==> inputs of trial 80 <==
==> flow/design.v <==
`timescale 1ns / 1ps
module button_debounce (
    input clk,        
    input rst,        
    input button_in,  
    output reg button_out  
);
    parameter integer DEBOUNCE_TIME = 200; 
    reg [19:0] counter;
    reg button_state;
    always @(posedge clk or posedge rst) begin
        if (rst) begin
            counter <= 0;
            button_state <= 0;
            button_out <= 0;
        end else begin
            if (button_in != button_state) begin
                counter <= counter + 1;
                if (counter >= DEBOUNCE_TIME) begin
                    button_state <= button_in;
                    button_out <= button_in;
                    counter <= 0;
                end
            end else begin
                counter <= 0;
            end
        end
    end
endmodule
`timescale 1ns / 1ps
module operatorremainder(
    input [35:0] n,
    output reg is_multiple
);
	parameter DIVISOR = 20000;
	reg [35:0] temp;
	reg [35:0] quotient;
	reg [35:0] remainder;
	integer i;
	always @(*) begin
        temp = n;
        quotient = 0;
        remainder = 0;
        for (i = 35; i >= 0; i = i - 1) begin
            quotient = (quotient << 1) | (temp[i] ? 1'b1 : 1'b0);
            if (quotient >= DIVISOR) begin
                quotient = quotient - DIVISOR;
                remainder = (remainder << 1) | 1'b1;
            end else begin
                remainder = (remainder << 1);
            end
        end
        is_multiple = (quotient == 0);
    end
endmodule
`timescale 1ns / 1ps
module ClockTest(
	input clk,
	input rst,
	input btn,
	output reg [6:0] seg,  
	output reg [3:0] an,
	output reg buttons_pressed, 
	output reg buttons_released 
);
	wire is_divisible;  
   reg [7:0] counter;  
   reg [35:0] cnt;	 
   wire buttons_out;
	reg buttons_out_prev;
   wire [6:0] segments [15:0];  
	reg [3:0] ones;  
   reg [3:0] tens;  
	reg [3:0] s_ones;  
	reg [3:0] s_tens;  
   reg [6:0] refresh_counter;  
   reg refresh_flag;	 
   reg [7:0] clk_display;  
      assign segments[0] = 7'b1000000;   
      assign segments[1] = 7'b1111001;   
      assign segments[2] = 7'b0100100;   
      assign segments[3] = 7'b0110000;   
      assign segments[4] = 7'b0011001;   
      assign segments[5] = 7'b0010010;   
      assign segments[6] = 7'b0000010;   
      assign segments[7] = 7'b1111000;   
      assign segments[8] = 7'b0000000;   
      assign segments[9] = 7'b0010000;   
      assign segments[10] = 7'b0001000;  
      assign segments[11] = 7'b0000011;  
      assign segments[12] = 7'b1000110;  
      assign segments[13] = 7'b0100001;  
      assign segments[14] = 7'b0000110;  
      assign segments[15] = 7'b0001110;  
   button_debounce debounce (
		.clk(clk),
		.rst(rst),
		.button_in(btn),
		.button_out(buttons_out)
   );
   operatorremainder remainder (
        .n(cnt),
        .is_multiple(is_divisible)
    );
   always @ (posedge clk or posedge rst) begin
      if (rst) begin  
         cnt <= 0;
         counter <= 0;
			ones <= 0;
			tens <= 0;
			s_ones <= 0;
			s_tens <= 0;
			clk_display <= 0;
			buttons_out_prev <= 0;
			buttons_pressed <= 0;
			buttons_released <= 0;
      end else begin
			if(cnt == 1_200_000 -1) begin 
				cnt <= 0;
				ones <= 0;
				tens <= 0;
				s_ones <= 0;
				s_tens <= 0;
				clk_display <= 0;
			end else begin
			if (is_divisible) begin 
				if(clk_display == 60) begin
					s_ones <= 0;
					s_tens <= 0;
				end else begin
					clk_display <= clk_display+1;
					if(s_ones == 9) begin
						s_ones <= 0;
						s_tens <= s_tens + 1;
					end else begin
						s_ones <= s_ones + 1;
					end
				end
			end
			buttons_out_prev <= buttons_out;
			buttons_pressed <= (buttons_out & ~buttons_out_prev);	  
			buttons_released <= (~buttons_out & buttons_out_prev);  
			if (buttons_pressed) begin
				if (ones == 9) begin
					ones <= 0;
					if (tens == 9) begin
						tens <= 0;
					end else begin
						tens <= tens + 1;
					end
				end else begin
				ones <= ones + 1;
				end
			end
			cnt <= cnt + 1;
         end   
      end
   end
	always @(posedge clk or posedge rst) begin
		if (rst) begin
			refresh_counter <= 0;
			refresh_flag <= 0;
		end else begin
		refresh_counter <= refresh_counter + 1;
		if (refresh_counter == 250) begin   
			refresh_counter <= 0;
			refresh_flag <= ~refresh_flag;
		end
		end
	end
	always @(posedge clk or posedge rst) begin
		if (rst) begin
			seg <= 7'b1111111;
			an <= 4'b1111;
		end else
		case (refresh_counter[6:5])
			2'b00: begin
				seg <= segments[ones];
				an <= 4'b1110; 
			end
			2'b01: begin
				seg <= segments[tens];
				an <= 4'b1101; 
			end
				2'b10: begin
				seg <= segments[s_ones];
				an <= 4'b1011; 
			end
				2'b11: begin
				seg <= segments[s_tens];
				an <= 4'b0111; 
			end
		endcase
end
endmodule
==> flow/run.sh <==
#!/bin/bash
# the make line also repeats each setting of config.mk as NAME=value (left out here)
make -C /OpenROAD-flow-scripts/flow DESIGN_CONFIG=/design/flow/config.mk WORK_HOME=/design/flow/orfs CLKGATE_MAP_FILE= finish
==> flow/config.mk <==
export PLATFORM = sky130hd
export DESIGN_NAME = ClockTest
export DESIGN_NICKNAME = ClockTest
export VERILOG_FILES = /design/flow/design.v
export SDC_FILE = /design/flow/constraint.sdc
export NUM_CORES = 4
export LEC_CHECK = 0
export ABC_AREA = 1
export CAP_MARGIN = 30
export CELL_PAD_IN_SITES_DETAIL_PLACEMENT = 0
export CORE_ASPECT_RATIO = 0.53
export CORE_MARGIN = 10
export CORE_UTILIZATION = 40
export CTS_CLUSTER_DIAMETER = 236
export GPL_ROUTABILITY_DRIVEN = 0
export HOLD_SLACK_MARGIN = 0.08
export MAX_ROUTING_LAYER = met4
export PLACE_DENSITY_LB_ADDON = 0.27
export SETUP_SLACK_MARGIN = 5.0
export SLEW_MARGIN = 20
export TNS_END_PERCENT = 10
==> flow/constraint.sdc <==
create_clock -name core_clock -period 50.0 [get_ports {clk}]
set_input_delay 10.0000 -clock core_clock [delete_from_list [all_inputs] [get_ports {clk}]]
set_output_delay 10.0000 -clock core_clock [all_outputs]
set_load 0.01 [all_outputs]
==> build 10 (differences from trial 80) <==
- CAP_MARGIN: 30 -> 20
- CELL_PAD_IN_SITES_GLOBAL_PLACEMENT: default -> 0
- CORE_ASPECT_RATIO: 0.53 -> default
- CORE_MARGIN: 10 -> 2
- CORE_UTILIZATION: 40 -> 72
- CTS_CLUSTER_SIZE: default -> 80
- HOLD_SLACK_MARGIN: 0.08 -> default
- PLACE_DENSITY_LB_ADDON: 0.27 -> 0.01
- SETUP_SLACK_MARGIN: 5.0 -> 0.95
- TNS_END_PERCENT: 10 -> default
==> flow/constraint.sdc (replaced) <==
create_clock -name core_clock -period 25.6 [get_ports {clk}]
set_input_delay 5.1200 -clock core_clock [delete_from_list [all_inputs] [get_ports {clk}]]
set_output_delay 5.1200 -clock core_clock [all_outputs]
set_load 0.01 [all_outputs]
==> build 77 (differences from trial 80) <==
- ABC_AREA: 1 -> default
- CAP_MARGIN: 30 -> 20
- CELL_PAD_IN_SITES_DETAIL_PLACEMENT: 0 -> default
- CORE_ASPECT_RATIO: 0.53 -> default
- CORE_MARGIN: 10 -> 9
- CTS_CLUSTER_DIAMETER: 236 -> default
- GPL_ROUTABILITY_DRIVEN: 0 -> 1
- HOLD_SLACK_MARGIN: 0.08 -> default
- MAX_ROUTING_LAYER: met4 -> default
- MIN_ROUTING_LAYER: default -> met1
- PLACE_DENSITY_LB_ADDON: 0.27 -> 0.07
- SETUP_SLACK_MARGIN: 5.0 -> default
- TNS_END_PERCENT: 10 -> default
==> results <==
Between trial 80 and build 77, the lower combinational power is in trial 80 (gap about 34%, measured against build 77). Against build 77, the utilization of build 10 is higher by 36 points. In build 10 the clock-buffer cell count is lower than in trial 80, by 1. Total power: trial 80 < build 77 < build 10. Flip-flop count is the same in build 10 and trial 80. Die area, lowest first: build 10, build 77, trial 80. In trial 80 the clock power is lower than in build 77, by 6.0%. The highest hold slack belongs to build 77, the lowest to trial 80. First-iteration DRC count: build 77 < build 10 < trial 80. Register-to-register slack: build 77 is better than build 10 (2.7 ns). The highest wire length belongs to trial 80, the lowest to build 10.
==> figures <==
| item | build 77 | trial 80 | build 10 |
|---|---|---|---|
| Clock network share of area | 0.9798% | 0.7946% | 0.8311% |
| Mapped cell area | 30,110 um2 | 34,730 um2 | 34,730 um2 |
| FMAX | 22.22 MHz | 31.75 MHz | 42.88 MHz |
| Netlist cell types | 147 | 88 | 88 |
| Gates resized, CTS repair | 0 | 0 | 14 |
| Via count | 33,670 | 36,180 | 36,730 |
| Cell total in the yosys stat output | 4,269 | 5,661 | 5,661 |
| Post-Route Utilization | 41.61% | 41.30% | 77.73% |
| Floorplan die width | 292.4 um | 424.8 um | 223.6 um |
| Fraction of cell area in non-clock buffers | 1.564% | 0.5756% | 4.953% |
| Post-synthesis average cell area | 7.054 um2 | 6.136 um2 | 6.136 um2 |
| Slowest stage cell on the critical path | sky130_fd_sc_hd__a2111oi_0 | sky130_fd_sc_hd__nand3_2 | sky130_fd_sc_hd__dfrtp_2 |
| Final Cell Area | 31,030 um2 | 35,430 um2 | 37,030 um2 |
| Data arrival time at the worst-slack endpoint | 45.29 ns | 31.77 ns | 23.63 ns |
| Total placed instance area | 30,720 um2 | 35,150 um2 | 35,200 um2 |
| Internal power | 142.4 uW | 130.5 uW | 257.4 uW |
| Run status | no timing/DRC/antenna violations | no timing/DRC/antenna violations | no timing/DRC/antenna violations |
| P per Cell Area | 6.691 nW/um2 | 5.177 nW/um2 | 9.816 nW/um2 |
| Delay of the slowest critical-path stage | 1.01 ns | 0.63 ns | 0.48 ns |
| CP max FO | 32 | 38 | 25 |
| Per-cell routed wire length | 21.68 um | 16.60 um | 15.08 um |
| Sequential element share of the synthesized area | 8.522% | 7.388% | 7.388% |
| Setup repair bufs after CTS | 0 | 0 | 16 |

---

==> run a: inputs <==
// ClockTest: RTL as listed in full above, without the edits since
Settings: LEC_CHECK=0, ABC_AREA=1, CAP_MARGIN=20, CORE_MARGIN=2, CORE_UTILIZATION=71, CTS_CLUSTER_DIAMETER=192, CTS_CLUSTER_SIZE=72, MAX_ROUTING_LAYER=met4, PLACE_DENSITY_LB_ADDON=0.01, SETUP_SLACK_MARGIN=3.58, SLEW_MARGIN=20; clock period 25.9 ns.
run.sh (not shown) runs the stock make flow with config.mk's settings and CLKGATE_MAP_FILE=.
==> inputs of run b, as changes to run a <==
- ABC_AREA: 1 -> not set
- CORE_UTILIZATION: 71 -> 8
- CTS_CLUSTER_DIAMETER: 192 -> not set
- CTS_CLUSTER_SIZE: 72 -> not set
- MAX_ROUTING_LAYER: met4 -> not set
- PLACE_DENSITY_LB_ADDON: 0.01 -> not set
- SETUP_SLACK_MARGIN: 3.58 -> not set
==> flow/constraint.sdc (replaced) <==
create_clock -name core_clock -period 65.0 [get_ports {clk}]
set_input_delay 13.0000 -clock core_clock [delete_from_list [all_inputs] [get_ports {clk}]]
set_output_delay 13.0000 -clock core_clock [all_outputs]
set_load 0.01 [all_outputs]
==> run notes <==
yosys + openroad results -> status=stopped before the end, Simple Share, Synth=71.8%, die area=50700 um2, cells after synthesis=5661, FP Util=71.4%, First Error=[ERROR GRT-0232] Routing congestion too high. Check the congestion heatmap in the GUI., die height=225 um, Post-Place Cell Area=35000 um2, compound-cell area share of the yosys netlist=3.92%, most frequent cells after synthesis=1562 x nand2_1, 610 x inv_1, 545 x nand3_1, GP Congestion=1.05, HPWL Detailed=79000 um, failing step=global routing (5_1_grt), multiplexer share of the synthesized area=0%
The numbers above come from run a.

==> run notes <==
yosys + openroad results -> Power Internal=0.111 mW, HPWL Detailed=86000 um, Simple Share, Synth=32.5%, multiplexer share of the synthesized area=4.76%, Post-Place Cell Area=35700 um2, die height=618 um, most frequent cells after synthesis=389 x nand2_1, 348 x nor2_1, 309 x xnor2_1, flip-flops with a built-in enable=0, FP Util=8.02%, compound-cell area share of the yosys netlist=34.8%, status=no timing/DRC/antenna violations, GP Congestion=0.924, cells after synthesis=4269, worst hold slack=476 ps
The numbers above come from run b.


---

==> build 50: inputs <==
// ClockTest: RTL as listed in full above, without the edits since
clock: 20.8 ns
lec_check: 0
abc_area: 1
cap_margin: 20
core_aspect_ratio: 0.5
core_margin: 2
core_utilization: 72
cts_cluster_diameter: 294
cts_cluster_size: 98
place_density_lb_addon: 0.16
slew_margin: 20
tns_end_percent: 5
==> build 74: changes against build 50 <==
==> flow/config.mk (replaced) <==
export PLATFORM = sky130hd
export DESIGN_NAME = ClockTest
export DESIGN_NICKNAME = ClockTest
export VERILOG_FILES = /design/flow/design.v
export SDC_FILE = /design/flow/constraint.sdc
export NUM_CORES = 4
export LEC_CHECK = 0
export ABC_AREA = 1
export CAP_MARGIN = 20
export CORE_MARGIN = 2
export CORE_UTILIZATION = 72
export CTS_CLUSTER_DIAMETER = 377
export CTS_CLUSTER_SIZE = 10
export SETUP_SLACK_MARGIN = 2.18
export SLEW_MARGIN = 20
==> flow/constraint.sdc (replaced) <==
create_clock -name core_clock -period 7.41 [get_ports {clk}]
set_input_delay 1.4820 -clock core_clock [delete_from_list [all_inputs] [get_ports {clk}]]
set_output_delay 1.4820 -clock core_clock [all_outputs]
set_load 0.01 [all_outputs]
==> notes <==
Build 50 failed in 5_1_grt on GRT-0232. Build 74 aborted during 4_1_cts. In area after synthesis, build 50 and build 74 do not differ. Of build 50 and build 74, build 50 has the higher die size (gap 0.21%, measured against build 74). In synthesized cell count, build 50 and build 74 do not differ.
==> figures <==
	build 74	build 50
Area of the placeable core	47,650 um2	47,230 um2
Global placement routability congestion	1.086	1.115
Number of primary I/O pins	16	16
Mux contribution to synthesized area	0	0
Setup Slack @ Placement	-15,820 ps	-1585 ps
Adder and majority cell fraction of the synthesized area	0.01297	0.01297
Die y size	223.6 um	159.3 um
Fp_density	0.7290	0.7355
Cell Type Count	88	88
Most common cell in the synthesized netlist	sky130_fd_sc_hd__nand2_1	sky130_fd_sc_hd__nand2_1
Proportion of synthesized chip area in sequential cells	0.07388	0.07388
Chip area	50,010 um2	50,120 um2
Placed cell count	7,574	7,075
Cell Area, Placed	46,080 um2	41,150 um2
HPWL after DPL	127,600 um	98,620 um
Tally of yosys warning messages	3	3
Simple-gate portion of the synthesized area	0.7180	0.7180
Result of the run	did not finish	did not finish
Last stage reached	4_1_cts	5_1_grt
Row Count	80	56
Die Span X	223.6 um	314.6 um
Synthesized area	34,730 um2	34,730 um2

---

==> build 37: inputs <==
// ClockTest: RTL as listed in full above, without the edits since
Settings: LEC_CHECK=0, ABC_AREA=1, CAP_MARGIN=20, CORE_MARGIN=2, CORE_UTILIZATION=72, CTS_CLUSTER_DIAMETER=374, CTS_CLUSTER_SIZE=100, HOLD_SLACK_MARGIN=0.28, PLACE_DENSITY=0.4, SETUP_SLACK_MARGIN=2.28, SLEW_MARGIN=20; clock period 25.6 ns.
==> build 90 (differences from build 37) <==
--- a/flow/config.mk
+++ b/flow/config.mk
@@ -9,9 +9,12 @@
 export CAP_MARGIN = 20
+export CELL_PAD_IN_SITES_DETAIL_PLACEMENT = 0
+export CELL_PAD_IN_SITES_GLOBAL_PLACEMENT = 0
+export CORE_ASPECT_RATIO = 0.89
 export CORE_MARGIN = 2
 export CORE_UTILIZATION = 72
-export CTS_CLUSTER_DIAMETER = 374
-export CTS_CLUSTER_SIZE = 100
-export HOLD_SLACK_MARGIN = 0.28
-export PLACE_DENSITY = 0.4
-export SETUP_SLACK_MARGIN = 2.28
+export CTS_CLUSTER_DIAMETER = 75
+export CTS_CLUSTER_SIZE = 24
+export GPL_ROUTABILITY_DRIVEN = 1
+export PLACE_DENSITY = 0.41
+export SETUP_SLACK_MARGIN = 3.68
 export SLEW_MARGIN = 20
==> trial 28 (differences from build 37) <==
--- a/flow/config.mk
+++ b/flow/config.mk
@@ -9,9 +9,14 @@
 export CAP_MARGIN = 20
+export CELL_PAD_IN_SITES_DETAIL_PLACEMENT = 0
+export CELL_PAD_IN_SITES_GLOBAL_PLACEMENT = 0
 export CORE_MARGIN = 2
 export CORE_UTILIZATION = 72
-export CTS_CLUSTER_DIAMETER = 374
-export CTS_CLUSTER_SIZE = 100
-export HOLD_SLACK_MARGIN = 0.28
-export PLACE_DENSITY = 0.4
-export SETUP_SLACK_MARGIN = 2.28
+export CTS_CLUSTER_DIAMETER = 236
+export CTS_CLUSTER_SIZE = 80
+export GPL_ROUTABILITY_DRIVEN = 0
+export HOLD_SLACK_MARGIN = -0.1
+export MAX_ROUTING_LAYER = met4
+export PLACE_DENSITY_LB_ADDON = 0.01
+export SETUP_SLACK_MARGIN = 3.34
 export SLEW_MARGIN = 20
+export TNS_END_PERCENT = 5
==> comparison <==
Build 90 failed in 5_1_grt with GRT-0232. Trial 28 produced a clean layout. Build 37 went through all stages and came out clean.
In trial 28 the clock skew is lower than in build 37, by 3.2 ps.
Sequential power is about the same in build 37 and trial 28.
Between trial 28 and build 37, the lower first-iteration DRC count is in trial 28 (gap about 15%, measured against build 37).
Die area is the same in build 37 and trial 28.
Clock-buffer cell count is the same in build 37 and trial 28.
Between build 37 and trial 28, the lower cell count is in trial 28 (gap 1.5%, measured against trial 28).
Flip-flop count is the same in build 37 and trial 28.
In trial 28 the register-to-register slack is better than in build 37, by 1100 ps.
Between build 37 and trial 28, the lower hold slack is in build 37 (gap 1.6 ps).
Between trial 28 and build 37, the lower final area is in trial 28 (gap 2.7%, measured against build 37).
==> figures <==
Run status: build 90 did not finish; build 37 complete, no violations; trial 28 complete, no violations
Stage where the flow stopped: build 90 5_1_grt; build 37 -; trial 28 -
Endpoint type of the worst setup path: build 90 -; build 37 flip-flop; trial 28 flip-flop
Worst setup path endpoint: build 90 -; build 37 clk_display[1]; trial 28 clk_display[1]
Count of routing violations after the opening detailed-route iteration: build 90 -; build 37 5,142; trial 28 4,360
Chip height: build 90 211.2 um; build 37 223.6 um; trial 28 223.6 um
Combinational share of cell area: build 90 -; build 37 0.7350; trial 28 0.7460
Worst reg2reg path startpoint: build 90 -; build 37 cnt[34]; trial 28 cnt[34]
Placed wire-length estimate: build 90 77,750 um; build 37 78,660 um; trial 28 77,530 um
Final-stage net count: build 90 -; build 37 6,050; trial 28 5,954
Critical path type: build 90 -; build 37 flip-flop to flip-flop; trial 28 flip-flop to flip-flop
Worst relative slew slack: build 90 -; build 37 0.2898; trial 28 0.3155
Worst hold path stage count: build 90 -; build 37 1; trial 28 1
Inserted tap cell count: build 90 -; build 37 615; trial 28 615
Number of buffers added for setup after CTS: build 90 179; build 37 81; trial 28 125
Actual transition at the worst max-transition pin: build 90 -; build 37 1061 ps; trial 28 1023 ps
Amount of wire on met3 after detailed routing: build 90 -; build 37 12,180 um; trial 28 9237 um
Fin Clk Skew: build 90 -; build 37 15.91 ps; trial 28 12.66 ps
P_leak: build 90 -; build 37 23.85 nW; trial 28 23.37 nW
Leading cell kind: build 90 -; build 37 logic gates; trial 28 logic gates
Endpoint of the worst hold path: build 90 -; build 37 refresh_counter[0]; trial 28 refresh_counter[0]
Die extent in x: build 90 236.8 um; build 37 223.6 um; trial 28 223.6 um
Power and IR drop assume default switching activity.
